## config.mk

```make
export PLATFORM = sky130hd
export DESIGN_NAME = IOTDF
export DESIGN_NICKNAME = IOTDF
export VERILOG_FILES = /design/flow/design.v
export SDC_FILE = /design/flow/constraint.sdc
export NUM_CORES = 4
export LEC_CHECK = 0
export CAP_MARGIN = 20
export CORE_MARGIN = 2
export CORE_UTILIZATION = 72
export CTS_CLUSTER_SIZE = 49
export PLACE_DENSITY_LB_ADDON = 0.0
export SETUP_SLACK_MARGIN = 1.45
export SLEW_MARGIN = 20
```

## constraint.sdc

```tcl
create_clock -name core_clock -period 5.04 [get_ports {clk}]
set_input_delay 1.0080 -clock core_clock [delete_from_list [all_inputs] [get_ports {clk}]]
set_output_delay 1.0080 -clock core_clock [all_outputs]
set_load 0.01 [all_outputs]
```

## design.v

```verilog
module cgate(
        input   clk,
        input   enable,
        output  func_en
        );
        assign func_en  = (enable)? 1'b1:1'b0;
endmodule
module ctrl(
        input                   clk,
        input                   rst,
        input                   in_en,
        input      [2:0]        fn_sel,
        input                   out_en,
        output reg              busy,
        output reg              valid,
        output reg [3:0]        cnt_cycle,   
        output reg [2:0]        cnt_data   
        );
        parameter WAIT = 2'b00, IN_CAL = 2'b01, OUT = 2'b10;
        reg [1:0] cstate, nstate;
        always@(posedge clk, posedge rst)begin
                if(rst)
                        cnt_cycle <= 4'b0;
                else if(cstate == IN_CAL)
                        cnt_cycle <= cnt_cycle + 1;
        end
        always@(posedge clk, posedge rst)begin
                if(rst)
                        cnt_data <= 3'b0;
                else if(cnt_cycle == 4'd15)
                        cnt_data <= cnt_data + 1;
        end
        always@(posedge clk, posedge rst)begin
                if(rst)
                        cstate <= WAIT;
                else
                        cstate <= nstate;
        end
        always@*begin
                case(cstate)
                        WAIT:begin
                                nstate = IN_CAL;
                        end
                        IN_CAL:begin
                                case(fn_sel)
                                        3'b001, 3'b010, 3'b011:begin
                                                if((cnt_cycle == 4'd15)&&(cnt_data == 3'd7))
                                                        nstate = OUT;
                                                else if(cnt_cycle == 4'd15)
                                                        nstate = WAIT;
                                                else
                                                        nstate = IN_CAL;
                                        end
                                        default:begin 
                                                if(cnt_cycle == 4'd15)
                                                        nstate = WAIT;
                                                else
                                                        nstate = IN_CAL;
                                        end
                                endcase
                        end
                        OUT:
                                nstate = IN_CAL;
                        default:
                                nstate = WAIT;
                endcase
        end
        always@*begin   
                case(cstate)
                        WAIT:begin
                                busy = 1'b0;
                                valid = (out_en  && (fn_sel != 3'b111) && (fn_sel != 3'b110));
                        end
                        IN_CAL:begin
                                busy = (cnt_cycle == 4'd15);
                                if((fn_sel == 3'b111) || (fn_sel == 3'b110))
                                        valid = (out_en && (cnt_cycle == 4'd1));
                                else
                                        valid = out_en;
                        end
                        OUT:begin
                                busy = 1'b0;
                                valid = 1'b1;
                        end
                        default:begin
                                busy = 1'b0;
                                valid = 1'b0;
                        end
                endcase
        end
endmodule
module mux_out(
        input           outf4_en,
        input           outf5_en,
        input           outf6_en,
        input           outf7_en,
        input   [2:0]   fn_sel,
        output reg      out_en
        );
        always@*begin
                case(fn_sel)
                        3'b100:out_en = outf4_en;
                        3'b101:out_en = outf5_en;
                        3'b110:out_en = outf6_en;
                        3'b111:out_en = outf7_en;
                        default:out_en = 1'b0;
                endcase
        end
endmodule
module f1(
        input                   clk,
        input                   rst,
        input                   f1_en,
        input                   valid,
        input [127:0]           data,
        input [3:0]             cnt_cycle,
        input [2:0]             cnt_data,
        output reg[127:0]       out_f1
        );
        reg [127:0]     buff;
        always@(posedge clk, posedge rst)begin
                if(rst)
                        buff <= 128'b0;
                else if(f1_en && (cnt_cycle == 4'd15) && (cnt_data != 3'd0) && (data > buff))
                        buff <= data;
                else if(f1_en && (cnt_cycle == 4'd0) &&(cnt_data == 3'd0))   
                        buff <= 128'b0;
        end
        always@*begin
                if(f1_en)begin
                        if(valid)
                                out_f1 = (buff > data)? buff:data;
                        else
                                out_f1 = 128'b0;
                end
                else
                        out_f1 = 128'b0;
        end
endmodule        
module f2(
        input                   clk,
        input                   rst,
        input                   f2_en,
        input                   valid,
        input [127:0]           data,
        input [3:0]             cnt_cycle,
        input [2:0]             cnt_data,
        output reg[127:0]       out_f2
        );
        reg [127:0]     buff;
        always@(posedge clk, posedge rst)begin
                if(rst)
                        buff <= 128'hFFFF_FFFF_FFFF_FFFF_FFFF_FFFF_FFFF_FFFF;
                else if(f2_en && (cnt_cycle == 4'd15) && (cnt_data != 3'd0) && (data < buff))
                        buff <= data;
                else if(f2_en && (cnt_cycle == 4'd0) && (cnt_data == 3'd0))   
                        buff <= 128'hFFFF_FFFF_FFFF_FFFF_FFFF_FFFF_FFFF_FFFF;
        end
        always@*begin
                if(f2_en)begin
                        if(valid)
                                out_f2 = (buff < data)? buff:data;
                        else
                                out_f2 = 128'b0;
                end
                else
                        out_f2 = 128'b0;
        end
endmodule        
module f3(
        input                   clk,
        input                   rst,
        input                   f3_en,
        input                   valid,
        input [127:0]           data,
        input [3:0]             cnt_cycle,
        input [2:0]             cnt_data,
        output reg[127:0]       out_f3
        );
        reg [130:0]     buff;
        always@(posedge clk, posedge rst)begin
                if(rst)
                        buff <= 131'b0;
                else if(f3_en && (cnt_cycle == 4'd15) && (cnt_data != 3'd0))
                        buff <= buff + data;
                else if(f3_en && (cnt_cycle == 4'd0) &&(cnt_data == 3'd0))   
                        buff <= 131'b0;
        end
        always@*begin
                if(f3_en)begin
                        if(valid)
                                out_f3 = ((buff+data) >> 3);
                        else
                                out_f3 = 128'b0;
                end
                else
                        out_f3 = 128'b0;
        end
endmodule
module f4(
        input                   f4_en,
        input [127:0]           data,
        input [3:0]             cnt_cycle,
        output reg              outf4_en,
        output reg[127:0]       out_f4
        );
        parameter LOW  = 128'h6FFF_FFFF_FFFF_FFFF_FFFF_FFFF_FFFF_FFFF;
        parameter HIGH = 128'hAFFF_FFFF_FFFF_FFFF_FFFF_FFFF_FFFF_FFFF;
        always@*begin
                if(f4_en)begin
                        if((cnt_cycle == 4'd1) && (data > LOW) && (data < HIGH))
                                outf4_en = 1'b1;
                        else
                                outf4_en = 1'b0;
                end
                else
                        outf4_en = 1'b0;
        end
        always@*begin
                if(outf4_en)
                        out_f4 = data;
                else
                        out_f4 = 128'b0;
        end
endmodule
module f5(
        input                   f5_en,
        input [127:0]           data,
        input [3:0]             cnt_cycle,
        output reg              outf5_en,
        output reg[127:0]       out_f5
        );
        parameter LOW  = 128'h7FFF_FFFF_FFFF_FFFF_FFFF_FFFF_FFFF_FFFF;
        parameter HIGH = 128'hBFFF_FFFF_FFFF_FFFF_FFFF_FFFF_FFFF_FFFF;
        always@*begin
                if(f5_en)begin
                        if((cnt_cycle == 4'd1) && (data[15:0] != 16'd0) && ((data < LOW) || (data > HIGH)))
                                outf5_en = 1'b1;
                        else
                                outf5_en = 1'b0;
                end
                else
                        outf5_en = 1'b0;
        end
        always@*begin
                if(outf5_en)
                        out_f5 = data;
                else
                        out_f5 = 128'b0;
        end
endmodule
module f6(
        input                   clk,
        input                   rst,
        input                   f6_en,
        input [127:0]           data,
        input [3:0]             cnt_cycle,
        input [2:0]             cnt_data,
        output reg              outf6_en,
        output reg[127:0]       out_f6
        );
        reg [127:0]             buff, buff_pmax;
        reg                     flag;
        always@(posedge clk, posedge rst)begin
                if(rst)
                        buff <= 128'b0;
                else if(f6_en && (cnt_cycle == 4'd1) && (cnt_data != 3'd0) && (data > buff))
                        buff <= data;
                else if(f6_en && (cnt_cycle == 4'd0) && (cnt_data == 3'd0))   
                        buff <= data;
        end
        always@(posedge clk, posedge rst)begin
                if(rst)begin
                        buff_pmax <= 128'b0;
                        flag <= 1'b0;
                end
                else if(f6_en &&   (buff > buff_pmax))begin
                        buff_pmax <= buff;
                        flag <= 1'b1;
                end
                else if(f6_en && cnt_data == 3'd1)
                        flag <= 1'b0;
        end
        always@*begin
                if(f6_en)begin
                        if(flag && (cnt_data == 3'b0))
                                outf6_en = 1'b1;
                        else
                                outf6_en = 1'b0;
                end
                else
                        outf6_en = 1'b0;
        end
        always@*begin
                if(outf6_en)
                        out_f6 = buff_pmax;
                else
                        out_f6 = 128'b0;
        end
endmodule
module f7(
        input                   clk,
        input                   rst,
        input                   f7_en,
        input [127:0]           data,
        input [3:0]             cnt_cycle,
        input [2:0]             cnt_data,
        output reg              outf7_en,
        output reg[127:0]       out_f7
        );
        reg [127:0]             buff, buff_pmin;
        reg                     flag;
        always@(posedge clk, posedge rst)begin
                if(rst)
                        buff <= 128'hFFFF_FFFF_FFFF_FFFF_FFFF_FFFF_FFFF_FFFF;
                else if(f7_en && (cnt_cycle == 4'd15) && (cnt_data != 3'd0) && (data < buff) && (data != 128'b0))
                        buff <= data;
                else if(f7_en && (cnt_cycle == 4'd0) && (cnt_data == 3'd0) && (data != 128'b0))   
                        buff <= data;
        end
        always@(posedge clk, posedge rst)begin
                if(rst)begin
                        buff_pmin <= 128'hFFFF_FFFF_FFFF_FFFF_FFFF_FFFF_FFFF_FFFF;
                        flag <= 1'b0;
                end
                else if(f7_en &&  (buff < buff_pmin))begin
                        buff_pmin <= buff;
                        flag <= 1'b1;
                end
                else if(f7_en && cnt_data == 3'd1)
                        flag <= 1'b0;
        end
        always@*begin
                if(f7_en)begin
                        if(flag && (cnt_data == 3'd0))
                                outf7_en = 1'b1;
                        else
                                outf7_en = 1'b0;
                end
                else
                        outf7_en = 1'b0;
        end
        always@*begin
                if(outf7_en)
                        out_f7 = (data<buff_pmin)? data:buff_pmin;     
                else
                        out_f7 = 128'b0;
        end
endmodule
module proc(
        input                   clk,
        input                   f1_en,
        input                   f2_en,
        input                   f3_en,
        input                   f4_en,
        input                   f5_en,
        input                   f6_en,
        input                   f7_en,
        input                   rst,
        input                   in_en,
        input                   valid,
        input [7:0]             iot_in,
        input [2:0]             fn_sel,
        input [3:0]             cnt_cycle,
        input [2:0]             cnt_data,
        output                  out_en,
        output reg[127:0]       iot_out
        );
        integer i;
        wire [127:0]    out_f1, out_f2, out_f3, out_f4, out_f5, out_f6, out_f7;
        wire            outf4_en, outf5_en, outf6_en, outf7_en;
        reg  [127:0]    mem;
        reg  [7:0]      buf_in[14:0];
        f1 max(.clk(clk),
               .rst(rst),
               .f1_en(f1_en),
               .data(mem),
               .valid(valid),
               .cnt_cycle(cnt_cycle),
               .cnt_data(cnt_data),
               .out_f1(out_f1)
               );
        f2 min(.clk(clk),
               .rst(rst),
               .f2_en(f2_en),
               .data(mem),
               .valid(valid),
               .cnt_cycle(cnt_cycle),
               .cnt_data(cnt_data),
               .out_f2(out_f2)
               );
        f3 avg(.clk(clk),
               .rst(rst),
               .f3_en(f3_en),
               .valid(valid),
               .data(mem),
               .cnt_cycle(cnt_cycle),
               .cnt_data(cnt_data),
               .out_f3(out_f3)
               );
       f4 ext(.f4_en(f4_en),
               .data(mem),
               .cnt_cycle(cnt_cycle),
               .outf4_en(outf4_en),
               .out_f4(out_f4)
               );
        f5 exc(.f5_en(f5_en),
               .data(mem),
               .cnt_cycle(cnt_cycle),
               .outf5_en(outf5_en),
               .out_f5(out_f5)
               );
        f6 p_max(.clk(clk),
                 .rst(rst),
                 .f6_en(f6_en),
                 .data(mem),
                 .cnt_cycle(cnt_cycle),
                 .cnt_data(cnt_data),
                 .outf6_en(outf6_en),
                 .out_f6(out_f6)
                 );
        f7 p_min(.clk(clk),
                 .rst(rst),
                 .f7_en(f7_en),
                 .data(mem),
                 .cnt_cycle(cnt_cycle),
                 .cnt_data(cnt_data),
                 .outf7_en(outf7_en),
                 .out_f7(out_f7)
                 );
       mux_out mux_out(.outf4_en(outf4_en),
                        .outf5_en(outf5_en),
                        .outf6_en(outf6_en),
                        .outf7_en(outf7_en),
                        .fn_sel(fn_sel),
                        .out_en(out_en)
                        );
        always@(posedge clk, posedge rst)begin
                if(rst)begin
                        mem <= 128'b0;
                        for(i = 0; i < 15; i = i + 1)
                                buf_in[i] <= 8'b0;
                end
                else if(cnt_cycle == 4'd15)
                        mem <= {buf_in[0],  buf_in[1],  buf_in[2],   buf_in[3], buf_in[4], buf_in[5],
                                buf_in[6],  buf_in[7],  buf_in[8],   buf_in[9], buf_in[10], buf_in[11],
                                buf_in[12], buf_in[13], buf_in[14],  iot_in};
                else if(in_en)begin
                        buf_in[cnt_cycle] <= iot_in;
                end
        end
        always@*begin
                case(fn_sel)
                        3'b001:iot_out = out_f1;
                        3'b010:iot_out = out_f2;
                        3'b011:iot_out = out_f3;
                        3'b100:iot_out = out_f4;
                        3'b101:iot_out = out_f5;
                        3'b110:iot_out = out_f6;
                        3'b111:iot_out = out_f7;
                        default: iot_out = 128'd0;
                endcase
        end
endmodule
module IOTDF( clk, rst, in_en, iot_in, fn_sel, busy, valid, iot_out);
        input          clk;
        input          rst;
        input          in_en;
        input  [7:0]   iot_in;
        input  [2:0]   fn_sel;
        output         busy;
        output         valid;
        output [127:0] iot_out;
        wire [3:0] cnt_cycle;
        wire [2:0] cnt_data;
        wire out_en;
        wire f1_en, f2_en, f3_en, f4_en, f5_en, f6_en, f7_en;
        ctrl ctrl0(.clk(clk),
                   .rst(rst),
                   .in_en(in_en),
                   .fn_sel(fn_sel),
                   .out_en(out_en),
                   .busy(busy),
                   .valid(valid),
                   .cnt_cycle(cnt_cycle),
                   .cnt_data(cnt_data)
                   );
        proc proc0(.clk(clk),
                   .f1_en(f1_en),
                   .f2_en(f2_en),
                   .f3_en(f3_en),
                   .f4_en(f4_en),
                   .f5_en(f5_en),
                   .f6_en(f6_en),
                   .f7_en(f7_en),
                   .rst(rst),
                   .valid(valid),
                   .in_en(in_en),
                   .iot_in(iot_in),
                   .fn_sel(fn_sel),
                   .cnt_cycle(cnt_cycle),
                   .cnt_data(cnt_data),
                   .out_en(out_en),
                   .iot_out(iot_out)
                   );
        cgate cg_f1(.clk(clk),
                    .enable(fn_sel == 3'b001),
                    .func_en(f1_en)
                    );
        cgate cg_f2(.clk(clk),
                    .enable(fn_sel == 3'b010),
                    .func_en(f2_en)
                    );
        cgate cg_f3(.clk(clk),
                    .enable(fn_sel == 3'b011),
                    .func_en(f3_en)
                    );
        cgate cg_f4(.clk(clk),
                    .enable(fn_sel == 3'b100),
                    .func_en(f4_en)
                    );
        cgate cg_f5(.clk(clk),
                    .enable(fn_sel == 3'b101),
                    .func_en(f5_en)
                    );
        cgate cg_f6(.clk(clk),
                    .enable(fn_sel == 3'b110),
                    .func_en(f6_en)
                    );
        cgate cg_f7(.clk(clk),
                    .enable(fn_sel == 3'b111),
                    .func_en(f7_en)
                    );
endmodule
```

## run.sh

```bash
#!/bin/bash
# the make line also repeats each setting of config.mk as NAME=value (left out here)
make -C /OpenROAD-flow-scripts/flow DESIGN_CONFIG=/design/flow/config.mk WORK_HOME=/design/flow/orfs CLKGATE_MAP_FILE= finish
```

==> results.py, run 1 <==
# Auto-generated metrics
metrics = {
    "clock_network": {
        "clockBufferDepth": 3,
        "number_of_cts_inserted_buffers": 132,
        "cts_sinks": 1159,
        "cts_root_buffer": "clkbuf_16",
        "cts_max_level": 4,
    },
    "die": {
        "die_width_um": 339,
        "core_area_um2": 111000,
        "row_count": 122,
        "ioPinCount": 144,
        "fp_util_pct": 72.8,
        "floorplan.die.height_um": 339,
        "die_area_um2": 115000,
    },
    "run_status": {
        "error_message": "[ERROR GRT-0116] Global routing finished with congestion. Check the congestion regions in the DRC Viewer.",
        "haltStage": "global routing (5_1_grt)",
        "run_status": "stopped before the end",
    },
    "placed_design": {
        "placement.cell_area_um2": 96500,
        "gp_congestion": 1.13,
        "buffer_ports.inserted": 143,
        "hpwl_mm": 252,
    },
    "synthesis": {
        "synth.cellmix.adderShare_pct": 16.0,
        "netlist_logic_family_top": "AND-OR/OR-AND gates",
        "ys.flop_type": "dfrtp_1",
        "top_cells_by_area": "dfrtp_1 (24%), ha_1 (16%), dfstp_2 (13%), mux2i_1 (7.5%), inv_1 (3.9%)",
        "largest_area_cell": "dfrtp_1",
        "netlist_instances": 8328,
        "synthMostInstantiatedCell": "ha_1",
        "simple_gate_area_share_pct": 9.45,
        "yosys_warnings": 11,
        "synth.cell_area_um2": 80600,
        "synth-edff-count": 0,
        "yosys.area.top_type_share_pct": 24.0,
        "synth.distinct_cells": 118,
        "yosys_aoi_share_pct": 19.4,
        "synth-seq-area-share_pct": 36.6,
        "syn_area_cell_um2": 9.68,
        "post_synth_most_frequent_cells": "ha_1 (1029), inv_1 (841), dfrtp_1 (774), a21oi_1 (618), o21ai_0 (610)",
        "synth_chip_area_um2": 80600,
        "synthesis.nets": 9372,
        "ys_seq_elements": 1159,
        "yosysCellCount": 8328,
        "ys_sh_mux_pct": 11.1,
        "synth_xor_xnor_area_share_pct": 1.39,
        "async_reset_ff_share_pct": 100,
    },
    "global_route": {
        "grt_overflow": 854,
        "globalRouteTotalUtil_pct": 88.3,
    },
}
per-layer routing:
metal / global-route usage, % / overflow
met5: 56.5 / 11
met4: 88.4 / 313
met3: 79.4 / 37
met2: 98.4 / 469
met1: 88.2 / 24
metrics by stage:
stage / instances / worst slack [ns]
floorplan: 8328 / -11.66
global placement: 11300 / -1.22
detailed placement: 11300 / -1.28
CTS: 11700 / -1.02
timing repair:
action                     CTS
gates cloned                 5
resized                    767
setup endpoints to repair  971
buffers inserted            84
hold buffers                 0
pin swaps                  135
==> run 2: changes to the inputs <==
- CELL_PAD_IN_SITES_DETAIL_PLACEMENT: default -> 0
- CORE_MARGIN: 2 -> 6
- CORE_UTILIZATION: 72 -> 33
- CTS_CLUSTER_SIZE: 49 -> default
- GPL_TIMING_DRIVEN: default -> 0
- MAX_ROUTING_LAYER: default -> met5
- PLACE_DENSITY: default -> 0.53
- PLACE_DENSITY_LB_ADDON: 0.0 -> default
- SETUP_SLACK_MARGIN: 1.45 -> default
- SLEW_MARGIN: 20 -> 30
- TNS_END_PERCENT: default -> 70
- clock period: 5.04 -> 5.24 ns (I/O delays scaled with it)
==> results.py, run 2 <==
# Generated from Yosys and OpenROAD reports
metrics = {
    "synthesis": {
        "largest_area_cell": "dfrtp_1",
        "post_synth_most_frequent_cells": "ha_1 (1029), inv_1 (841), dfrtp_1 (774), a21oi_1 (618), o21ai_0 (610)",
        "synth_xor_xnor_area_share_pct": 1.39,
        "synthMostInstantiatedCell": "ha_1",
        "yosys_aoi_share_pct": 19.4,
        "yosys_warnings": 11,
        "netlist_instances": 8328,
        "synth.cell_area_um2": 80600,
        "yosys.area.top_type_share_pct": 24.0,
        "synth_chip_area_um2": 80600,
        "ys_seq_elements": 1159,
        "synth.distinct_cells": 118,
        "synth.cellmix.adderShare_pct": 16.0,
        "async_reset_ff_share_pct": 100,
        "syn_area_cell_um2": 9.68,
        "netlist_logic_family_top": "AND-OR/OR-AND gates",
        "simple_gate_area_share_pct": 9.45,
        "ys.flop_type": "dfrtp_1",
        "yosysCellCount": 8328,
        "top_cells_by_area": "dfrtp_1 (24%), ha_1 (16%), dfstp_2 (13%), mux2i_1 (7.5%), inv_1 (3.9%)",
        "synthesis.nets": 9372,
        "ys_sh_mux_pct": 11.1,
        "synth-seq-area-share_pct": 36.6,
        "synth-edff-count": 0,
    },
    "global_route": {
        "grt_antenna_before_repair": 30,
        "globalRouteTotalUtil_pct": 30.1,
        "grt_first_pass_wirelength_mm": 555,
        "pin_count_of_the_biggest_net_entering_global_routing": 31,
        "grt_overflow": 0,
        "grt_pass1_vias": 72900,
    },
    "detailed_routing": {
        "avgRoutedWirePerCell_um": 32.7,
        "postRouteAntennaNets": 0,
        "vias_per_cell": 5.99,
        "wl_mm": 406,
        "routed_vias": 74500,
        "drc": 0,
        "detail_route.first_pass.iterations": 8,
        "drt_initial_violations": 8441,
    },
    "setup_path": {
        "crit_start": "proc0.mem[34]",
        "cp_slowest_cell": "dfrtp_4",
        "cell_type_group_with_the_largest_total_delay_on_the_critical_path": "AND-OR/OR-AND gates",
        "crit_arrival_ns": 5.88,
        "crit_chain": "ha_4, nand4_1, nor2_2, a2111oi_4, a2111oi_4, or4_4, a21boi_4, o2111ai_4, o21a_4, nor2_4, nor2_4, buf_12, clkbuf_16, buf_16, buf_12, buf_16, a222oi_1, nand3_1, buf_2",
        "cp.buffers_inverters": 6,
        "worst_setup_path_end_kind": "output pin",
        "criticalPathCategory": "reg2out",
        "rr_startpoint": "proc0.mem[127]",
        "data_required_time_of_the_worst_path_ns": 4.19,
        "levels_on_crit_path": 19,
        "timing.critical_path.slowest_cell_delay_ns": 0.57,
        "rr_endpoint": "proc0.p_min.buff[111]",
        "crit_path_start_kind": "flop",
        "r2r.worst_path.cells": 13,
        "endpoint": "iot_out[115]",
        "regToRegSetupSlack_ns": -0.08,
        "critical_path.max_fanout": 7,
    },
    "die": {
        "floorplan.die.height_um": 506,
        "fp_util_pct": 33.4,
        "row_count": 180,
        "die_width_um": 506,
        "die_area_um2": 256000,
        "core_area_um2": 242000,
        "ioPinCount": 144,
    },
    "pwr": {
        "netSwitchingPower_uw": 15200,
        "p_total_uw": 37900,
        "pg_seq_uw": 12100,
        "sw_share_pct": 40.0,
        "comb-power_uw": 14700,
        "vdd.ir_drop.worst_uv": 324,
        "pwr.group.clock_uw": 11100,
        "pwr-share-comb_pct": 38.8,
        "internal-power_uw": 22700,
        "power.density_nw_per_um2": 372,
        "largestPowerGroup": "combinational cells",
        "share_clk_of_total_power_pct": 29.3,
        "sequential_share_of_power_pct": 31.9,
        "leakagePower_uw": 0.0487,
    },
    "final_timing": {
        "post-route-min-period_ns": 6.93,
        "final.period_utilization_pct": 132,
        "timing.clock.skew_ns": 0.0347,
        "worst_pin_slew_ns": 1.18,
        "tns_ns": -186.62,
        "rsz0062_at_grt": "true",
        "report.final.setup_viol": 333,
        "max-slew-margin-rel_pct": 20.6,
        "max_clock_freq_mhz": 144,
        "final_hold_viol_count": 0,
        "drv_slew": 0,
        "post-route-worst-setup-slack_ns": -1.69,
    },
    "min_path": {
        "timing.hold.worst_endpoint": "proc0.avg.buff[40]",
        "min_from": "proc0.avg.buff[40]",
        "hold-path-cell-count": 2,
        "min_delay_path_class": "reg2reg",
    },
    "job": {
        "maxCapViolations": 0,
        "tool_warnings": 36,
    },
    "clock_network": {
        "post_cts_hold_fix_buffer_tally": 0,
        "tritoncts": "done",
        "cts_sinks": 1159,
        "cts_root_buffer": "clkbuf_16",
        "clk_latency_ns": 0.85,
        "number_of_cts_inserted_buffers": 148,
        "cts_max_level": 4,
        "clockBufferDepth": 3,
        "path_clk_slew_ns": 0.06,
    },
    "placed_design": {
        "buffer_ports.inserted": 142,
        "hpwl_mm": 305,
        "gp_congestion": 0.983,
        "placement.cell_area_um2": 88300,
    },
    "run_status": {
        "run_status": "failed layout checks",
        "check-failures": "setup timing",
    },
    "layout": {
        "final_design_area_no_fill_um2": 102000,
        "final_net_count": 10100,
        "syn2layout_area_growth_pct": 26.3,
    },
}
==> run 2: layer usage <==
| layer | share of wire [%] | global-route usage, % | vias up |
|---|---|---|---|
| li1 | - | - | 32200 |
| met1 | 43 | 40.7 | 37800 |
| met2 | 42 | 44.7 | 3620 |
| met3 | 9.4 | 7.49 | 793 |
| met4 | 5.9 | 14.8 | 6 |
| met5 | 0.0098 | 0 | - |
==> run 2: what timing repair did <==
action,4_1_cts,5_1_grt
cloned,6,9
pin swaps,226,212
gates resized,1477,453
buffers inserted,301,95
endpoints found under the setup margin,902,386
==> run 2: final cells by class <==
type                       instances  area [um2]
timing repair buffer             639        7150
fill                           23300      140000
clock buffer                     216        4280
sequential                      1159       29800
buffer                           372        2690
tap                             3185        3990
inverter                         842        3240
clock inverter                    57         872
antenna                           26        65.1
multi-input combinational       5940       49800
==> run 2: metrics by stage <==
| step | hold WS, ns | std cells | worst slack (ns) | utilization [%] |
|---|---|---|---|---|
| after floorplan | 0.454 | 8328 | -11.50 | - |
| after global placement | 0.469 | 11700 | -20.19 | 35.6 |
| after detailed placement | 0.474 | 11800 | -4.79 | 36.5 |
| after CTS | 0.487 | 12300 | -1.75 | 41.1 |
| after global routing | 0.508 | 12400 | -1.67 | 42.1 |
| final | 0.486 | 12400 | -1.69 | 42.1 |
==> run 3: changes to the inputs <==
- CELL_PAD_IN_SITES_DETAIL_PLACEMENT: 0 -> default
- CORE_MARGIN: 6 -> 2
- CORE_UTILIZATION: 33 -> 40
- GPL_ROUTABILITY_DRIVEN: default -> 0
- GPL_TIMING_DRIVEN: 0 -> default
- HOLD_SLACK_MARGIN: default -> 0.08
- MAX_ROUTING_LAYER: met5 -> met4
- PLACE_DENSITY: 0.53 -> default
- SETUP_SLACK_MARGIN: default -> 4.35
- SLEW_MARGIN: 30 -> 20
- TNS_END_PERCENT: 70 -> default
- clock period: 5.24 -> 16.2 ns (I/O delays scaled with it)
==> results.py, run 3 <==
# Generated from Yosys and OpenROAD reports
metrics = {
    "synthesis": {
        "top_cells_by_area": "dfrtp_1 (24%), ha_1 (16%), dfstp_2 (13%), mux2i_1 (7.5%), inv_1 (3.9%)",
        "synth.distinct_cells": 118,
        "synth.cellmix.adderShare_pct": 16.0,
        "post_synth_most_frequent_cells": "ha_1 (1029), inv_1 (841), dfrtp_1 (774), a21oi_1 (618), o21ai_0 (610)",
        "simple_gate_area_share_pct": 9.45,
        "ys.flop_type": "dfrtp_1",
        "synthesis.nets": 9372,
        "yosys_warnings": 11,
        "netlist_instances": 8328,
        "synth_chip_area_um2": 80600,
        "ys_sh_mux_pct": 11.1,
        "yosys_aoi_share_pct": 19.4,
        "yosys.area.top_type_share_pct": 24.0,
        "async_reset_ff_share_pct": 100,
        "netlist_logic_family_top": "AND-OR/OR-AND gates",
        "synthMostInstantiatedCell": "ha_1",
        "syn_area_cell_um2": 9.68,
        "ys_seq_elements": 1159,
        "synth_xor_xnor_area_share_pct": 1.39,
        "yosysCellCount": 8328,
        "largest_area_cell": "dfrtp_1",
        "synth-edff-count": 0,
        "synth.cell_area_um2": 80600,
        "synth-seq-area-share_pct": 36.6,
    },
    "placed_design": {
        "hpwl_mm": 223,
        "buffer_ports.inserted": 143,
        "dp_cells": 10900,
        "placement.setup.worst_slack_ns": 4.75,
    },
    "global_route": {
        "grt_overflow": 0,
        "grt_pass1_vias": 68000,
        "globalRouteTotalUtil_pct": 29.8,
        "pin_count_of_the_biggest_net_entering_global_routing": 156,
        "grt_first_pass_wirelength_mm": 447,
        "grt_antenna_before_repair": 15,
    },
    "final_timing": {
        "final.period_utilization_pct": 71.5,
        "worst_pin_slew_ns": 1.29,
        "drv_slew": 0,
        "max_clock_freq_mhz": 86.4,
        "post-route-min-period_ns": 11.58,
        "max-slew-margin-rel_pct": 13.2,
        "report.final.setup_viol": 0,
        "fin_worst_hold_slack_ns": 0.490,
        "rsz0062_at_grt": "false",
        "post-route-worst-setup-slack_ns": 4.62,
        "final_hold_viol_count": 0,
        "timing.clock.skew_ns": 0.0410,
    },
    "die": {
        "die_area_um2": 205000,
        "core_area_um2": 200000,
        "fp_util_pct": 40.3,
        "die_width_um": 453,
        "row_count": 164,
        "floorplan.die.height_um": 453,
        "ioPinCount": 144,
    },
    "clock_network": {
        "postCtsSetupBuffers": 0,
        "path_clk_slew_ns": 0.06,
        "cts_root_buffer": "clkbuf_16",
        "cts_max_level": 4,
        "post_cts_hold_fix_buffer_tally": 0,
        "tritoncts": "done",
        "clockBufferDepth": 3,
        "number_of_cts_inserted_buffers": 137,
        "number_of_gates_resized_after_cts": 0,
        "cts_sinks": 1159,
        "clk_latency_ns": 0.83,
    },
    "setup_path": {
        "criticalPathCategory": "in2out",
        "r2r.worst_path.cells": 16,
        "crit_chain": "clkdlybuf4s50_1, nand2_1, nor2_1, nand3_1, a31oi_1, nor3_4, buf_12, nor2_4, buf_4, a22oi_1, o21ai_0, a221o_1, clkdlybuf4s50_1",
        "cp.buffers_inverters": 4,
        "worst_setup_path_end_kind": "output pin",
        "rr_endpoint": "proc0.p_max.buff[34]",
        "critical_path.max_fanout": 78,
        "timing.critical_path.slowest_cell_delay_ns": 0.71,
        "levels_on_crit_path": 13,
        "crit_arrival_ns": 8.34,
        "cell_type_group_with_the_largest_total_delay_on_the_critical_path": "buffers and inverters",
        "regToRegSetupSlack_ns": 8.69,
        "endpoint": "iot_out[40]",
        "crit_path_start_kind": "input port",
        "data_required_time_of_the_worst_path_ns": 12.96,
        "cp_slowest_cell": "clkdlybuf4s50_1",
        "crit_start": "fn_sel[1]",
        "rr_startpoint": "proc0.mem[124]",
        "worst_path_most_repeated_cell": "clkdlybuf4s50_1",
    },
    "layout": {
        "syn2layout_area_growth_pct": 11.4,
        "fillCellCount": 18900,
        "final_core_utilization_pct": 44.9,
        "layoutNonFillerInstCount": 11200,
        "final_net_count": 9445,
    },
    "detailed_routing": {
        "detail_route.first_pass.iterations": 7,
        "vias_per_cell": 6.19,
        "wl_mm": 303,
        "routed_vias": 69200,
        "drc": 0,
        "avgRoutedWirePerCell_um": 27.1,
        "postRouteAntennaNets": 0,
        "drt_initial_violations": 7288,
    },
    "job": {
        "maxCapViolations": 0,
        "tool_warnings": 47,
    },
    "pwr": {
        "sw_share_pct": 38.3,
        "internal-power_uw": 6780,
        "netSwitchingPower_uw": 4200,
        "pwr-share-comb_pct": 35.9,
        "pg_seq_uw": 3800,
        "vdd.ir_drop.worst_uv": 134,
        "pwr.group.clock_uw": 3240,
        "sequential_share_of_power_pct": 34.6,
        "leakagePower_uw": 0.0437,
        "share_clk_of_total_power_pct": 29.5,
        "power.density_nw_per_um2": 122,
        "p_total_uw": 11000,
        "comb-power_uw": 3940,
        "largestPowerGroup": "combinational cells",
    },
    "min_path": {
        "hold-path-cell-count": 1,
        "timing.hold.worst_endpoint": "proc0.mem[27]",
        "min_delay_path_class": "reg2reg",
        "min_from": "proc0.buf_in[12][3]",
    },
    "run_status": {
        "run_status": "finished clean",
    },
}
## run 3: stage by stage
step	instance area, um2	setup TNS, ns
after floorplan	80700	-2111.38
after global placement	85200	0
after detailed placement	85200	0
after CTS	89800	0
after global routing	89900	0
final	89900	0
## run 3: layout make-up
class	count	area (um2)	area share (%)
antenna	12	30.0	0.0334
sequential	1159	29500	32.8
tap	2656	3320	3.70
timing repair buffer	321	2840	3.16
clock inverter	46	528	0.588
clock buffer	206	4080	4.53
multi-input combinational	5940	46400	51.7
inverter	842	3160	3.52
## run 3: routing by layer
layer,share of wire [%],track usage [%],wire [um]
met5,0,-,0
met4,6.4,16.4,19400
met3,7.4,4.82,22400
met2,45,45.1,135000
met1,42,37.8,126000
==> run 4: changes to the inputs <==
- CORE_UTILIZATION: 40 -> 61
- CTS_CLUSTER_DIAMETER: default -> 57
- GPL_ROUTABILITY_DRIVEN: 0 -> default
- HOLD_SLACK_MARGIN: 0.08 -> default
- MAX_ROUTING_LAYER: met4 -> default
- SETUP_SLACK_MARGIN: 4.35 -> 1.05
- clock period: 16.2 -> 5.18 ns (I/O delays scaled with it)
==> results.py, run 4 <==
# Generated from Yosys and OpenROAD reports
metrics = {
    "run_status": {
        "run_status": "failed layout checks",
        "check-failures": "setup timing",
    },
    "clock_network": {
        "tritoncts": "done",
        "number_of_cts_inserted_buffers": 145,
        "cts_max_level": 4,
        "cts_sinks": 1159,
        "clockBufferDepth": 3,
        "clk_latency_ns": 0.85,
        "path_clk_slew_ns": 0.07,
        "cts_root_buffer": "clkbuf_16",
        "post_cts_hold_fix_buffer_tally": 0,
    },
    "pwr": {
        "vdd.ir_drop.worst_uv": 447,
        "pwr.group.clock_uw": 10700,
        "internal-power_uw": 24100,
        "leakagePower_uw": 0.0549,
        "sequential_share_of_power_pct": 29.8,
        "pg_seq_uw": 12000,
        "share_clk_of_total_power_pct": 26.7,
        "sw_share_pct": 39.8,
        "p_total_uw": 40100,
        "pwr-share-comb_pct": 43.5,
        "comb-power_uw": 17500,
        "largestPowerGroup": "combinational cells",
        "power.density_nw_per_um2": 367,
        "netSwitchingPower_uw": 16000,
    },
    "die": {
        "floorplan.die.height_um": 368,
        "core_area_um2": 131000,
        "row_count": 133,
        "ioPinCount": 144,
        "fp_util_pct": 61.4,
        "die_width_um": 368,
        "die_area_um2": 135000,
    },
    "final_timing": {
        "rsz0062_at_grt": "true",
        "fin_worst_hold_slack_ns": 0.495,
        "post-route-worst-setup-slack_ns": -2.20,
        "max-slew-margin-rel_pct": 11.7,
        "drv_slew": 0,
        "timing.clock.skew_ns": 0.0487,
        "worst_pin_slew_ns": 1.31,
        "final.period_utilization_pct": 143,
        "post-route-min-period_ns": 7.38,
        "tns_ns": -166.18,
        "max_clock_freq_mhz": 135,
        "report.final.setup_viol": 132,
        "final_hold_viol_count": 0,
    },
    "setup_path": {
        "critical_path.max_fanout": 13,
        "worst_setup_path_end_kind": "output pin",
        "endpoint": "iot_out[97]",
        "levels_on_crit_path": 22,
        "cp_slowest_cell": "a22oi_2",
        "crit_path_start_kind": "flop",
        "timing.critical_path.slowest_cell_delay_ns": 0.80,
        "criticalPathCategory": "reg2out",
        "crit_chain": "buf_4, buf_6, buf_4, ha_4, nand4_1, nor4_2, buf_4, nand3_2, buf_6, inv_2, nand4_1, buf_6, a31oi_1, buf_4, nor3_4, buf_12, buf_16, mux2i_1, o22ai_1, a22oi_2, nand2_1, buf_2",
        "r2r.worst_path.cells": 50,
        "rr_endpoint": "proc0.min.buff[96]",
        "crit_start": "proc0.mem[96]",
        "worst_path_most_repeated_cell": "buf_4",
        "data_required_time_of_the_worst_path_ns": 4.14,
        "cp.buffers_inverters": 11,
        "rr_startpoint": "proc0.mem[96]",
        "crit_arrival_ns": 6.35,
        "cell_type_group_with_the_largest_total_delay_on_the_critical_path": "buffers and inverters",
        "regToRegSetupSlack_ns": -1.37,
    },
    "synthesis": {
        "ys_seq_elements": 1159,
        "synth.cellmix.adderShare_pct": 16.0,
        "largest_area_cell": "dfrtp_1",
        "ys_sh_mux_pct": 11.1,
        "synthMostInstantiatedCell": "ha_1",
        "synth-edff-count": 0,
        "ys.flop_type": "dfrtp_1",
        "yosys_aoi_share_pct": 19.4,
        "async_reset_ff_share_pct": 100,
        "synthesis.nets": 9372,
        "synth.distinct_cells": 118,
        "post_synth_most_frequent_cells": "ha_1 (1029), inv_1 (841), dfrtp_1 (774), a21oi_1 (618), o21ai_0 (610)",
        "yosysCellCount": 8328,
        "synth_chip_area_um2": 80600,
        "synth-seq-area-share_pct": 36.6,
        "syn_area_cell_um2": 9.68,
        "yosys_warnings": 11,
        "netlist_logic_family_top": "AND-OR/OR-AND gates",
        "yosys.area.top_type_share_pct": 24.0,
        "synth.cell_area_um2": 80600,
        "synth_xor_xnor_area_share_pct": 1.39,
        "simple_gate_area_share_pct": 9.45,
        "top_cells_by_area": "dfrtp_1 (24%), ha_1 (16%), dfstp_2 (13%), mux2i_1 (7.5%), inv_1 (3.9%)",
        "netlist_instances": 8328,
    },
    "detailed_routing": {
        "drt_initial_violations": 14500,
        "postRouteAntennaNets": 0,
        "avgRoutedWirePerCell_um": 32.1,
        "detail_route.first_pass.iterations": 14,
        "routed_vias": 86600,
        "drc": 0,
        "wl_mm": 390,
        "vias_per_cell": 7.13,
    },
    "placed_design": {
        "buffer_ports.inserted": 143,
        "hpwl_mm": 248,
        "gp_congestion": 1.06,
        "placement.cell_area_um2": 96500,
    },
    "min_path": {
        "min_from": "proc0.avg.buff[99]",
        "hold-path-cell-count": 2,
        "min_delay_path_class": "reg2reg",
        "timing.hold.worst_endpoint": "proc0.avg.buff[99]",
    },
    "layout": {
        "final_design_area_no_fill_um2": 109000,
        "fillCellCount": 7242,
        "final_net_count": 11300,
        "syn2layout_area_growth_pct": 35.6,
        "final_core_utilization_pct": 83.3,
    },
    "global_route": {
        "grt_first_pass_wirelength_mm": 536,
        "grt_antenna_before_repair": 47,
        "grt_pass1_vias": 84000,
        "pin_count_of_the_biggest_net_entering_global_routing": 109,
        "grt_overflow": 0,
        "globalRouteTotalUtil_pct": 52.7,
    },
    "job": {
        "tool_warnings": 46,
        "maxCapViolations": 0,
    },
}
## run 4: repair_timing
action                                  in CTS  in global routing
endpoints found under the setup margin     899                906
pin swaps                                  247                212
buffers inserted                           210                 66
gates cloned                                27                 11
resized                                   1281                450
## run 4: layer usage
metal	up-vias	share of wire [%]	global-route usage, %
li1	34600	-	-
met1	41400	34	64.2
met2	7735	40	76.4
met3	2908	15	20.6
met4	56	10	36.9
met5	-	0.25	0.214
## run 4: cell type report
| type | count | area (um2) | area share, % |
|---|---|---|---|
| antenna | 27 | 67.6 | 0.0618 |
| timing repair buffer | 2171 | 19200 | 17.6 |
| inverter | 842 | 3180 | 2.91 |
| multi-input combinational | 5940 | 50300 | 46.0 |
| sequential | 1159 | 29500 | 27.0 |
| clock buffer | 206 | 4140 | 3.79 |
| tap | 1755 | 2200 | 2.01 |
| clock inverter | 60 | 736 | 0.673 |
## run 4: per-stage QoR
step	worst slack, ns	cells
CTS	-0.974	12100
global placement	-1.12	11600
finish	-2.20	12200
global route	-2.06	12100
floorplan	-11.54	8328
detailed placement	-1.21	11600
==> run 5: changes to the inputs <==
- ABC_AREA: default -> 1
- CELL_PAD_IN_SITES_GLOBAL_PLACEMENT: default -> 1
- CORE_UTILIZATION: 61 -> 40
- CTS_CLUSTER_DIAMETER: 57 -> 99
- CTS_CLUSTER_SIZE: default -> 24
- GPL_ROUTABILITY_DRIVEN: default -> 0
- GPL_TIMING_DRIVEN: default -> 0
- HOLD_SLACK_MARGIN: default -> 0.08
- MAX_ROUTING_LAYER: default -> met4
- MIN_ROUTING_LAYER: default -> met1
- PLACE_DENSITY_LB_ADDON: default -> 0.06
- SETUP_SLACK_MARGIN: 1.05 -> 3.87
- clock period: 5.18 -> 16.2 ns (I/O delays scaled with it)
==> results.py, run 5 <==
# Generated from Yosys and OpenROAD reports
metrics = {
    "run_status": {
        "run_status": "finished clean",
    },
    "placed_design": {
        "hpwl_mm": 332,
        "placement.setup.worst_slack_ns": 5.14,
        "buffer_ports.inserted": 135,
    },
    "synthesis": {
        "async_reset_ff_share_pct": 100,
        "synth_chip_area_um2": 91400,
        "ys.flop_type": "dfrtp_1",
        "top_cells_by_area": "dfrtp_1 (21%), nand2_1 (16%), ha_1 (14%), dfstp_2 (11%), nand3_1 (9.2%)",
        "ys_sh_mux_pct": 0,
        "synth-edff-count": 0,
        "syn_area_cell_um2": 6.74,
        "largest_area_cell": "dfrtp_1",
        "post_synth_most_frequent_cells": "nand2_1 (3939), inv_1 (1757), nand3_1 (1681), nor2_1 (1160), ha_1 (1029)",
        "synth-seq-area-share_pct": 32.3,
        "synth.distinct_cells": 49,
        "yosys.area.top_type_share_pct": 21.2,
        "simple_gate_area_share_pct": 32.5,
        "netlist_logic_family_top": "simple AND/OR/NAND/NOR gates",
        "synthMostInstantiatedCell": "nand2_1",
        "synth_xor_xnor_area_share_pct": 0.614,
        "yosysCellCount": 13600,
        "synthesis.nets": 14600,
        "ys_seq_elements": 1159,
        "synth.cell_area_um2": 91400,
        "netlist_instances": 13600,
        "synth.cellmix.adderShare_pct": 14.1,
        "yosys_warnings": 11,
        "yosys_aoi_share_pct": 10.3,
    },
    "pwr": {
        "pwr.group.clock_uw": 2430,
        "p_total_uw": 8200,
        "sequential_share_of_power_pct": 41.5,
        "share_clk_of_total_power_pct": 29.6,
        "pwr-share-comb_pct": 29.0,
        "power.density_nw_per_um2": 81.0,
        "internal-power_uw": 4920,
        "sw_share_pct": 40.0,
        "largestPowerGroup": "registers",
        "leakagePower_uw": 0.0507,
        "pg_seq_uw": 3400,
        "vdd.ir_drop.worst_uv": 73.9,
        "netSwitchingPower_uw": 3280,
        "comb-power_uw": 2380,
    },
    "clock_network": {
        "number_of_cts_inserted_buffers": 83,
        "cts_sinks": 1159,
        "clockBufferDepth": 3,
        "number_of_gates_resized_after_cts": 0,
        "cts_max_level": 3,
        "clk_latency_ns": 0.81,
        "tritoncts": "done",
        "postCtsSetupBuffers": 0,
        "cts_root_buffer": "clkbuf_16",
        "path_clk_slew_ns": 0.10,
        "post_cts_hold_fix_buffer_tally": 0,
    },
    "die": {
        "floorplan.die.height_um": 482,
        "row_count": 175,
        "ioPinCount": 144,
        "die_area_um2": 232000,
        "core_area_um2": 227000,
        "fp_util_pct": 40.2,
        "die_width_um": 482,
    },
    "detailed_routing": {
        "avgRoutedWirePerCell_um": 24.2,
        "vias_per_cell": 5.52,
        "detail_route.first_pass.iterations": 6,
        "met2_wirelength_mm": 181,
        "wl_met1_mm": 180,
        "drt_initial_violations": 10000,
        "drc": 0,
        "routed_vias": 93800,
        "postRouteAntennaNets": 0,
        "wl_mm": 411,
        "highest_signal_layer_in_the_routed_design": "met4",
        "detailroute.wirelength.met3_mm": 31.8,
    },
    "final_timing": {
        "fin_worst_hold_slack_ns": 0.469,
        "final.period_utilization_pct": 70.0,
        "tns_ns": 0,
        "report.final.setup_viol": 0,
        "post-route-min-period_ns": 11.35,
        "timing.clock.skew_ns": 0.0743,
        "rsz0062_at_grt": "false",
        "final_hold_viol_count": 0,
        "post-route-worst-setup-slack_ns": 4.85,
        "max-slew-margin-rel_pct": 17.8,
        "drv_slew": 0,
        "max_clock_freq_mhz": 88.1,
        "worst_pin_slew_ns": 1.23,
    },
    "global_route": {
        "globalRouteTotalUtil_pct": 35.9,
        "grt_antenna_before_repair": 39,
        "grt_pass1_vias": 88600,
        "grt_first_pass_wirelength_mm": 599,
        "grt_overflow": 0,
        "pin_count_of_the_biggest_net_entering_global_routing": 35,
    },
    "layout": {
        "final_net_count": 14900,
        "syn2layout_area_growth_pct": 10.9,
        "fillCellCount": 24100,
    },
    "setup_path": {
        "criticalPathCategory": "in2out",
        "endpoint": "iot_out[111]",
        "data_required_time_of_the_worst_path_ns": 12.96,
        "cell_type_group_with_the_largest_total_delay_on_the_critical_path": "buffers and inverters",
        "r2r.worst_path.cells": 13,
        "levels_on_crit_path": 10,
        "crit_arrival_ns": 8.11,
        "crit_path_start_kind": "input port",
        "rr_startpoint": "proc0.mem[79]",
        "cp_slowest_cell": "clkbuf_1",
        "cp.buffers_inverters": 5,
        "timing.critical_path.slowest_cell_delay_ns": 0.93,
        "crit_chain": "clkdlybuf4s50_1, inv_2, nor3_1, clkbuf_1, clkbuf_1, nand3_1, nand3_1, nand2_1, nand2_1, clkdlybuf4s50_1",
        "rr_endpoint": "proc0.p_max.buff[83]",
        "worst_setup_path_end_kind": "output pin",
        "crit_start": "fn_sel[1]",
        "critical_path.max_fanout": 10,
        "regToRegSetupSlack_ns": 9.67,
    },
    "job": {
        "maxCapViolations": 0,
        "tool_warnings": 33,
    },
    "min_path": {
        "min_delay_path_class": "reg2reg",
        "timing.hold.worst_endpoint": "proc0.mem[32]",
        "min_from": "proc0.buf_in[11][0]",
        "hold-path-cell-count": 2,
    },
}
run 5: area by class of cell:
type                       count  area [um2]  share of cell area [%]
timing repair buffer         213        2950                    2.91
sequential                  1159       29500                    29.1
inverter                    1773        6660                    6.57
buffer                       621        2670                    2.64
clock buffer                  96        2180                    2.15
antenna                       74         185                   0.183
tap                         3009        3760                    3.72
multi-input combinational  10000       52700                    52.0
clock inverter                59         744                   0.735
run 5: metal layers:
layer	global-route usage, %	up-vias
met5	-	-
met4	14.4	0
met3	5.62	573
met2	54.3	3425
met1	47.8	45100
li1	-	44700
run 5: through the flow:
step / area [um2] / util, % / std cells
after floorplan: 91400 / - / 13600
after global placement: 96500 / 42.4 / 16700
after detailed placement: 98200 / 43.2 / 16800
after global routing: 101000 / 44.5 / 17000
final: 101000 / 44.6 / 17000
after CTS: 101000 / 44.5 / 16900
==> run 6: changes to the inputs <==
- ABC_AREA: 1 -> default
- CAP_MARGIN: 20 -> 5
- CELL_PAD_IN_SITES_GLOBAL_PLACEMENT: 1 -> default
- CORE_UTILIZATION: 40 -> 66
- CTS_CLUSTER_DIAMETER: 99 -> 131
- CTS_CLUSTER_SIZE: 24 -> default
- GPL_ROUTABILITY_DRIVEN: 0 -> default
- GPL_TIMING_DRIVEN: 0 -> default
- HOLD_SLACK_MARGIN: 0.08 -> default
- MAX_ROUTING_LAYER: met4 -> default
- MIN_ROUTING_LAYER: met1 -> default
- PLACE_DENSITY_LB_ADDON: 0.06 -> default
- SETUP_SLACK_MARGIN: 3.87 -> default
- clock period: 16.2 -> 5.18 ns (I/O delays scaled with it)
==> results.py, run 6 <==
# Auto-generated metrics
metrics = {
    "synthesis": {
        "netlist_instances": 8328,
        "synth.distinct_cells": 118,
        "synth.cell_area_um2": 80600,
        "async_reset_ff_share_pct": 100,
        "synth-seq-area-share_pct": 36.6,
        "synthMostInstantiatedCell": "ha_1",
        "synthesis.nets": 9372,
        "syn_area_cell_um2": 9.68,
        "netlist_logic_family_top": "AND-OR/OR-AND gates",
        "synth_xor_xnor_area_share_pct": 1.39,
        "ys_sh_mux_pct": 11.1,
        "yosys.area.top_type_share_pct": 24.0,
        "simple_gate_area_share_pct": 9.45,
        "synth.cellmix.adderShare_pct": 16.0,
        "largest_area_cell": "dfrtp_1",
        "yosys_warnings": 11,
        "top_cells_by_area": "dfrtp_1 (24%), ha_1 (16%), dfstp_2 (13%), mux2i_1 (7.5%), inv_1 (3.9%)",
        "yosysCellCount": 8328,
        "synth_chip_area_um2": 80600,
        "ys.flop_type": "dfrtp_1",
        "synth-edff-count": 0,
        "ys_seq_elements": 1159,
        "post_synth_most_frequent_cells": "ha_1 (1029), inv_1 (841), dfrtp_1 (774), a21oi_1 (618), o21ai_0 (610)",
        "yosys_aoi_share_pct": 19.4,
    },
    "placed_design": {
        "gp_congestion": 1.07,
        "buffer_ports.inserted": 143,
        "placement.cell_area_um2": 96100,
        "hpwl_mm": 248,
        "dp_cells": 11400,
    },
    "clock_network": {
        "cts_root_buffer": "clkbuf_16",
        "number_of_cts_inserted_buffers": 134,
        "cts_max_level": 4,
        "clockBufferDepth": 3,
        "post_cts_hold_fix_buffer_tally": 0,
        "cts_sinks": 1159,
    },
    "run_status": {
        "run_status": "stopped before the end",
        "haltStage": "global routing (5_1_grt)",
    },
    "die": {
        "fp_util_pct": 66.3,
        "ioPinCount": 144,
        "die_width_um": 354,
        "core_area_um2": 122000,
        "floorplan.die.height_um": 354,
        "die_area_um2": 125000,
        "row_count": 128,
    },
}
-- run 6: timing repair --
| item | in CTS |
|---|---|
| pin swaps | 274 |
| resized | 1201 |
| setup buffers | 126 |
| setup endpoints to repair | 129 |
| gates cloned | 17 |
| endpoints found under the hold margin | 0 |
-- run 6: metrics by stage --
stage,utilization (%),worst slack [ns]
floorplan,-,-11.54
global placement,79.1,-1.16
CTS,86.0,-0.851
detailed placement,79.1,-1.44
==> run 7: changes to the inputs <==
- CAP_MARGIN: 5 -> 20
- CORE_UTILIZATION: 66 -> 67
- CTS_CLUSTER_DIAMETER: 131 -> default
- CTS_CLUSTER_SIZE: default -> 68
- clock period: 5.18 -> 6.86 ns (I/O delays scaled with it)
==> results.py, run 7 <==
# Generated from Yosys and OpenROAD reports
metrics = {
    "job": {
        "tool_warnings": 40,
        "maxCapViolations": 0,
    },
    "pwr": {
        "internal-power_uw": 16200,
        "pg_seq_uw": 8980,
        "share_clk_of_total_power_pct": 28.4,
        "leakagePower_uw": 0.0462,
        "vdd.ir_drop.worst_uv": 523,
        "sequential_share_of_power_pct": 33.9,
        "comb-power_uw": 10000,
        "pwr-share-comb_pct": 37.7,
        "largestPowerGroup": "combinational cells",
        "sw_share_pct": 38.9,
        "pwr.group.clock_uw": 7540,
        "p_total_uw": 26500,
        "netSwitchingPower_uw": 10300,
        "power.density_nw_per_um2": 288,
    },
    "global_route": {
        "globalRouteMet3Util_pct": 15.7,
        "grt_pass1_vias": 72600,
        "globalRoute.busiestLayer": "met2",
        "pin_count_of_the_biggest_net_entering_global_routing": 123,
        "grt_antenna_before_repair": 23,
        "grt_first_pass_wirelength_mm": 453,
        "global_route.usage.met1_pct": 62.6,
        "grt_overflow": 0,
        "grt_use_met2_pct": 72.4,
        "globalRouteTotalUtil_pct": 49.0,
    },
    "synthesis": {
        "yosys.area.top_type_share_pct": 24.0,
        "async_reset_ff_share_pct": 100,
        "synth_chip_area_um2": 80600,
        "synthesis.nets": 9372,
        "yosysCellCount": 8328,
        "ys.flop_type": "dfrtp_1",
        "top_cells_by_area": "dfrtp_1 (24%), ha_1 (16%), dfstp_2 (13%), mux2i_1 (7.5%), inv_1 (3.9%)",
        "synth.cell_area_um2": 80600,
        "synth.distinct_cells": 118,
        "netlist_logic_family_top": "AND-OR/OR-AND gates",
        "simple_gate_area_share_pct": 9.45,
        "synth.cellmix.adderShare_pct": 16.0,
        "synth-edff-count": 0,
        "synth_xor_xnor_area_share_pct": 1.39,
        "yosys_warnings": 11,
        "synth-seq-area-share_pct": 36.6,
        "yosys_aoi_share_pct": 19.4,
        "syn_area_cell_um2": 9.68,
        "ys_seq_elements": 1159,
        "ys_sh_mux_pct": 11.1,
        "post_synth_most_frequent_cells": "ha_1 (1029), inv_1 (841), dfrtp_1 (774), a21oi_1 (618), o21ai_0 (610)",
        "synthMostInstantiatedCell": "ha_1",
        "netlist_instances": 8328,
        "largest_area_cell": "dfrtp_1",
    },
    "setup_path": {
        "rr_endpoint": "proc0.p_min.buff[35]",
        "worst_setup_path_end_kind": "output pin",
        "crit_arrival_ns": 5.68,
        "levels_on_crit_path": 18,
        "crit_path_start_kind": "flop",
        "endpoint": "iot_out[58]",
        "criticalPathCategory": "reg2out",
        "cell_type_group_with_the_largest_total_delay_on_the_critical_path": "AND-OR/OR-AND gates",
        "data_required_time_of_the_worst_path_ns": 5.49,
        "critical_path.max_fanout": 13,
        "cp_slowest_cell": "o21ai_0",
        "timing.critical_path.slowest_cell_delay_ns": 0.78,
        "regToRegSetupSlack_ns": 0.40,
        "r2r.worst_path.cells": 14,
        "cp.buffers_inverters": 6,
        "rr_startpoint": "proc0.p_min.buff[1]",
        "crit_chain": "buf_12, buf_4, ha_1, a21o_1, a21o_1, a21oi_1, o21ai_0, a21oi_1, nor2b_1, o21ai_0, nand3_2, o31ai_4, buf_4, buf_12, bufbuf_16, a222oi_1, nand2_1, clkdlybuf4s50_1",
        "crit_start": "proc0.mem[105]",
    },
    "min_path": {
        "min_delay_path_class": "reg2reg",
        "hold-path-cell-count": 2,
        "min_from": "proc0.avg.buff[40]",
        "timing.hold.worst_endpoint": "proc0.avg.buff[40]",
    },
    "layout": {
        "seqCellArea_um2": 29500,
        "mi_logic_area_um2": 47100,
        "syn2layout_area_growth_pct": 14.1,
        "layoutNonFillerInstCount": 10400,
        "final_core_utilization_pct": 76.9,
        "fillCellCount": 7967,
        "final_net_count": 9719,
    },
    "final_timing": {
        "worst_pin_slew_ns": 1.35,
        "fin_worst_hold_slack_ns": 0.494,
        "max_clock_freq_mhz": 142,
        "drv_slew": 0,
        "post-route-min-period_ns": 7.05,
        "max-slew-margin-rel_pct": 8.82,
        "rsz0062_at_grt": "true",
        "final_hold_viol_count": 0,
        "post-route-worst-setup-slack_ns": -0.189,
        "tns_ns": -4.65,
        "timing.clock.skew_ns": 0.0335,
        "final.period_utilization_pct": 103,
        "report.final.setup_viol": 56,
    },
    "clock_network": {
        "cts_root_buffer": "clkbuf_16",
        "clk_latency_ns": 0.80,
        "cts_sinks": 1159,
        "clockBufferDepth": 3,
        "number_of_cts_inserted_buffers": 133,
        "cts_max_level": 4,
        "path_clk_slew_ns": 0.06,
        "tritoncts": "done",
    },
    "placed_design": {
        "dp_cells": 10100,
        "gp_congestion": 1.07,
        "hpwl_mm": 223,
        "buffer_ports.inserted": 143,
    },
    "detailed_routing": {
        "detail_route.first_pass.iterations": 14,
        "avgRoutedWirePerCell_um": 29.8,
        "vias_per_cell": 7.16,
        "drt_initial_violations": 10400,
        "postRouteAntennaNets": 0,
        "wl_mm": 310,
        "drc": 0,
        "routed_vias": 74600,
    },
    "die": {
        "die_width_um": 351,
        "row_count": 127,
        "ioPinCount": 144,
        "floorplan.die.height_um": 351,
        "die_area_um2": 123000,
        "fp_util_pct": 67.4,
        "core_area_um2": 120000,
    },
    "run_status": {
        "run_status": "failed layout checks",
        "check-failures": "setup timing",
    },
}
run 7: layer usage:
metal | vias to the layer above | routed length, um | share of wire, %
met5 | - | 257 | 0.083
met4 | 38 | 22400 | 7.2
met3 | 1421 | 40700 | 13
met2 | 5568 | 132000 | 43
met1 | 36200 | 115000 | 37
li1 | 31400 | - | -
run 7: timing repair:
action,CTS,global route
hold buffers,0,0
buffers inserted,20,70
pin swaps,21,40
gates cloned,1,1
resized,129,189
endpoints found under the setup margin,128,127
run 7: cell type report:
| cell class | count | share of cell area (%) |
|---|---|---|
| Antenna cell | 18 | 0.0490 |
| Clock buffer | 190 | 4.14 |
| Clock inverter | 55 | 0.782 |
| Inverter | 842 | 3.48 |
| Multi-Input combinational cell | 5940 | 51.2 |
| Sequential cell | 1159 | 32.1 |
| Tap cell | 1612 | 2.19 |
| Timing Repair Buffer | 599 | 6.06 |
run 7: through the flow:
step / area, um2 / setup WS (ns)
floorplan: 80700 / -10.20
detailed placement: 85700 / -0.0136
finish: 92000 / -0.189
CTS: 90800 / -0.116
global placement: 85600 / 0.179
global route: 92000 / -0.134
==> run 8: changes to the inputs <==
- CAP_MARGIN: 20 -> 5
- CORE_UTILIZATION: 67 -> 68
- CTS_CLUSTER_DIAMETER: default -> 96
- CTS_CLUSTER_SIZE: 68 -> default
- SETUP_SLACK_MARGIN: default -> 0.76
- clock period: 6.86 -> 5.18 ns (I/O delays scaled with it)
==> results.py, run 8 <==
# Auto-generated metrics
metrics = {
    "run_status": {
        "run_status": "stopped before the end",
        "haltStage": "global routing (5_1_grt)",
        "error_message": "[ERROR GRT-0232] Routing congestion too high. Check the congestion heatmap in the GUI.",
    },
    "placed_design": {
        "hpwl_mm": 242,
        "gp_congestion": 1.05,
        "buffer_ports.inserted": 143,
    },
    "synthesis": {
        "simple_gate_area_share_pct": 9.45,
        "synthMostInstantiatedCell": "ha_1",
        "synth_xor_xnor_area_share_pct": 1.39,
        "yosys_aoi_share_pct": 19.4,
        "async_reset_ff_share_pct": 100,
        "top_cells_by_area": "dfrtp_1 (24%), ha_1 (16%), dfstp_2 (13%), mux2i_1 (7.5%), inv_1 (3.9%)",
        "synth-edff-count": 0,
        "yosys_warnings": 11,
        "synth.cellmix.adderShare_pct": 16.0,
        "ys.flop_type": "dfrtp_1",
        "yosysCellCount": 8328,
        "post_synth_most_frequent_cells": "ha_1 (1029), inv_1 (841), dfrtp_1 (774), a21oi_1 (618), o21ai_0 (610)",
        "ys_sh_mux_pct": 11.1,
        "synthesis.nets": 9372,
        "yosys.area.top_type_share_pct": 24.0,
        "synth.cell_area_um2": 80600,
        "synth.distinct_cells": 118,
        "syn_area_cell_um2": 9.68,
        "synth-seq-area-share_pct": 36.6,
        "synth_chip_area_um2": 80600,
        "netlist_instances": 8328,
        "netlist_logic_family_top": "AND-OR/OR-AND gates",
        "ys_seq_elements": 1159,
        "largest_area_cell": "dfrtp_1",
    },
    "clock_network": {
        "cts_sinks": 1159,
        "clockBufferDepth": 3,
        "cts_root_buffer": "clkbuf_16",
        "cts_max_level": 4,
        "number_of_cts_inserted_buffers": 131,
    },
    "die": {
        "die_width_um": 348,
        "row_count": 126,
        "die_area_um2": 121000,
        "core_area_um2": 118000,
        "fp_util_pct": 68.4,
        "floorplan.die.height_um": 348,
        "ioPinCount": 144,
    },
    "global_route": {
        "globalRouteTotalUtil_pct": 83.7,
        "grt_overflow": 235,
    },
}
[run 8: metal layers]
layer  GRT usage, %  overflow
met1           84.5         4
met2           96.0       113
met5           46.6         0
met3           71.5         7
met4           82.9       111
[run 8: stage by stage]
stage	worst slack (ns)	power, uW	cells	hold slack, ns	cell area (um2)
after CTS	-0.904	37200	11600	0.493	104000
after detailed placement	-0.856	25800	11200	0.480	95200
after floorplan	-11.54	19500	8328	0.454	80700
after global placement	-0.812	25100	11200	0.466	95200
[run 8: what timing repair did]
action	4_1_cts
cloned	13
setup endpoints to repair	858
hold endpoints to repair	0
resized	1181
hold buffers	0
setup buffers	141
pin swaps	242
==> run 9: changes to the inputs <==
- CAP_MARGIN: 5 -> 20
- CORE_UTILIZATION: 68 -> 60
- CTS_CLUSTER_DIAMETER: 96 -> default
- SETUP_SLACK_MARGIN: 0.76 -> default
- clock period: 5.18 -> 9.32 ns (I/O delays scaled with it)
==> results.py, run 9 <==
# Generated from Yosys and OpenROAD reports
metrics = {
    "run_status": {
        "run_status": "finished clean",
    },
    "detailed_routing": {
        "detail_route.first_pass.iterations": 9,
        "vias_per_cell": 6.88,
        "avgRoutedWirePerCell_um": 29.3,
        "wl_mm": 302,
        "routed_vias": 70800,
        "postRouteAntennaNets": 0,
        "drc": 0,
        "drt_initial_violations": 8980,
    },
    "die": {
        "core_area_um2": 133000,
        "die_area_um2": 137000,
        "floorplan.die.height_um": 371,
        "row_count": 134,
        "ioPinCount": 144,
        "fp_util_pct": 60.4,
        "die_width_um": 371,
    },
    "layout": {
        "syn2layout_area_growth_pct": 10.6,
        "mi_logic_area_um2": 46400,
        "seqCellArea_um2": 29500,
        "fillCellCount": 10700,
        "final_net_count": 9442,
    },
    "synthesis": {
        "synth.distinct_cells": 118,
        "yosysCellCount": 8328,
        "yosys_aoi_share_pct": 19.4,
        "synth-edff-count": 0,
        "synthMostInstantiatedCell": "ha_1",
        "simple_gate_area_share_pct": 9.45,
        "synth.cellmix.adderShare_pct": 16.0,
        "netlist_instances": 8328,
        "syn_area_cell_um2": 9.68,
        "synthesis.nets": 9372,
        "post_synth_most_frequent_cells": "ha_1 (1029), inv_1 (841), dfrtp_1 (774), a21oi_1 (618), o21ai_0 (610)",
        "async_reset_ff_share_pct": 100,
        "netlist_logic_family_top": "AND-OR/OR-AND gates",
        "largest_area_cell": "dfrtp_1",
        "top_cells_by_area": "dfrtp_1 (24%), ha_1 (16%), dfstp_2 (13%), mux2i_1 (7.5%), inv_1 (3.9%)",
        "ys_sh_mux_pct": 11.1,
        "ys_seq_elements": 1159,
        "ys.flop_type": "dfrtp_1",
        "synth_xor_xnor_area_share_pct": 1.39,
        "synth.cell_area_um2": 80600,
        "yosys.area.top_type_share_pct": 24.0,
        "yosys_warnings": 11,
        "synth_chip_area_um2": 80600,
        "synth-seq-area-share_pct": 36.6,
    },
    "clock_network": {
        "tritoncts": "done",
        "clockBufferDepth": 3,
        "postCtsSetupBuffers": 0,
        "cts_sinks": 1159,
        "path_clk_slew_ns": 0.06,
        "cts_root_buffer": "clkbuf_16",
        "number_of_cts_inserted_buffers": 137,
        "cts_max_level": 4,
        "post_cts_hold_fix_buffer_tally": 0,
        "number_of_gates_resized_after_cts": 0,
        "clk_latency_ns": 0.79,
    },
    "min_path": {
        "hold-path-cell-count": 2,
        "min_delay_path_class": "reg2reg",
        "min_from": "proc0.avg.buff[117]",
        "timing.hold.worst_endpoint": "proc0.avg.buff[117]",
    },
    "pwr": {
        "power.density_nw_per_um2": 219,
        "p_total_uw": 19500,
        "vdd.ir_drop.worst_uv": 343,
        "netSwitchingPower_uw": 7370,
        "pwr.group.clock_uw": 5990,
        "comb-power_uw": 6880,
        "pwr-share-comb_pct": 35.2,
        "internal-power_uw": 12200,
        "share_clk_of_total_power_pct": 30.7,
        "largestPowerGroup": "combinational cells",
        "pg_seq_uw": 6660,
        "sequential_share_of_power_pct": 34.1,
        "sw_share_pct": 37.7,
        "leakagePower_uw": 0.0439,
    },
    "setup_path": {
        "rr_endpoint": "proc0.p_max.buff[79]",
        "critical_path.max_fanout": 27,
        "crit_chain": "ha_1, a21oi_1, nor2_1, a2111oi_0, a2111oi_0, or4_1, a21boi_1, o2111ai_1, o21a_1, o31ai_4, buf_4, buf_4, a222oi_1, o21ai_0, clkdlybuf4s50_1",
        "timing.critical_path.slowest_cell_delay_ns": 0.94,
        "cell_type_group_with_the_largest_total_delay_on_the_critical_path": "AND-OR/OR-AND gates",
        "levels_on_crit_path": 15,
        "crit_arrival_ns": 7.12,
        "cp.buffers_inverters": 3,
        "r2r.worst_path.cells": 14,
        "endpoint": "iot_out[11]",
        "crit_path_start_kind": "flop",
        "worst_setup_path_end_kind": "output pin",
        "cp_slowest_cell": "o31ai_4",
        "rr_startpoint": "proc0.mem[9]",
        "criticalPathCategory": "reg2out",
        "data_required_time_of_the_worst_path_ns": 7.46,
        "regToRegSetupSlack_ns": 2.63,
        "crit_start": "proc0.mem[32]",
    },
    "final_timing": {
        "final_hold_viol_count": 0,
        "max-slew-margin-rel_pct": 14.9,
        "final.period_utilization_pct": 96.4,
        "fin_worst_hold_slack_ns": 0.491,
        "max_clock_freq_mhz": 111,
        "rsz0062_at_grt": "false",
        "report.final.setup_viol": 0,
        "post-route-min-period_ns": 8.99,
        "drv_slew": 0,
        "timing.clock.skew_ns": 0.0326,
        "post-route-worst-setup-slack_ns": 0.333,
        "worst_pin_slew_ns": 1.26,
    },
    "global_route": {
        "grt_antenna_before_repair": 25,
        "grt_pass1_vias": 68800,
        "globalRouteTotalUtil_pct": 43.2,
        "pin_count_of_the_biggest_net_entering_global_routing": 157,
        "grt_overflow": 0,
        "grt_first_pass_wirelength_mm": 446,
    },
    "placed_design": {
        "hpwl_mm": 220,
        "buffer_ports.inserted": 143,
        "placement.setup.worst_slack_ns": 1.01,
        "gp_congestion": 1.03,
    },
    "job": {
        "maxCapViolations": 0,
        "tool_warnings": 71,
    },
}
==> run 9: cell type report <==
class	instances	area share, %
inverter	842	3.55
antenna	9	0.0253
multi-input combinational	5940	52.0
clock inverter	59	1.06
clock buffer	193	4.49
tap	1768	2.48
timing repair buffer	318	3.29
sequential	1159	33.1
==> run 9: per-layer routing <==
metal | up-vias | track usage [%] | wire length [um]
li1 | 30800 | - | -
met1 | 35200 | 58.3 | 122000
met2 | 3978 | 64.4 | 129000
met3 | 845 | 11.0 | 32800
met4 | 30 | 21.3 | 16800
met5 | - | 0.524 | 284
==> run 9: per-stage QoR <==
step | TNS [ns] | instances | cell area [um2] | util (%)
global placement | 0 | 10000 | 84200 | 63.1
global route | 0 | 10300 | 89200 | 66.8
finish | 0 | 10300 | 89200 | 66.8
CTS | 0 | 10300 | 89100 | 66.8
detailed placement | 0 | 10000 | 84200 | 63.1
floorplan | -7803.42 | 8328 | 80700 | -
Power and IR drop assume default switching activity.
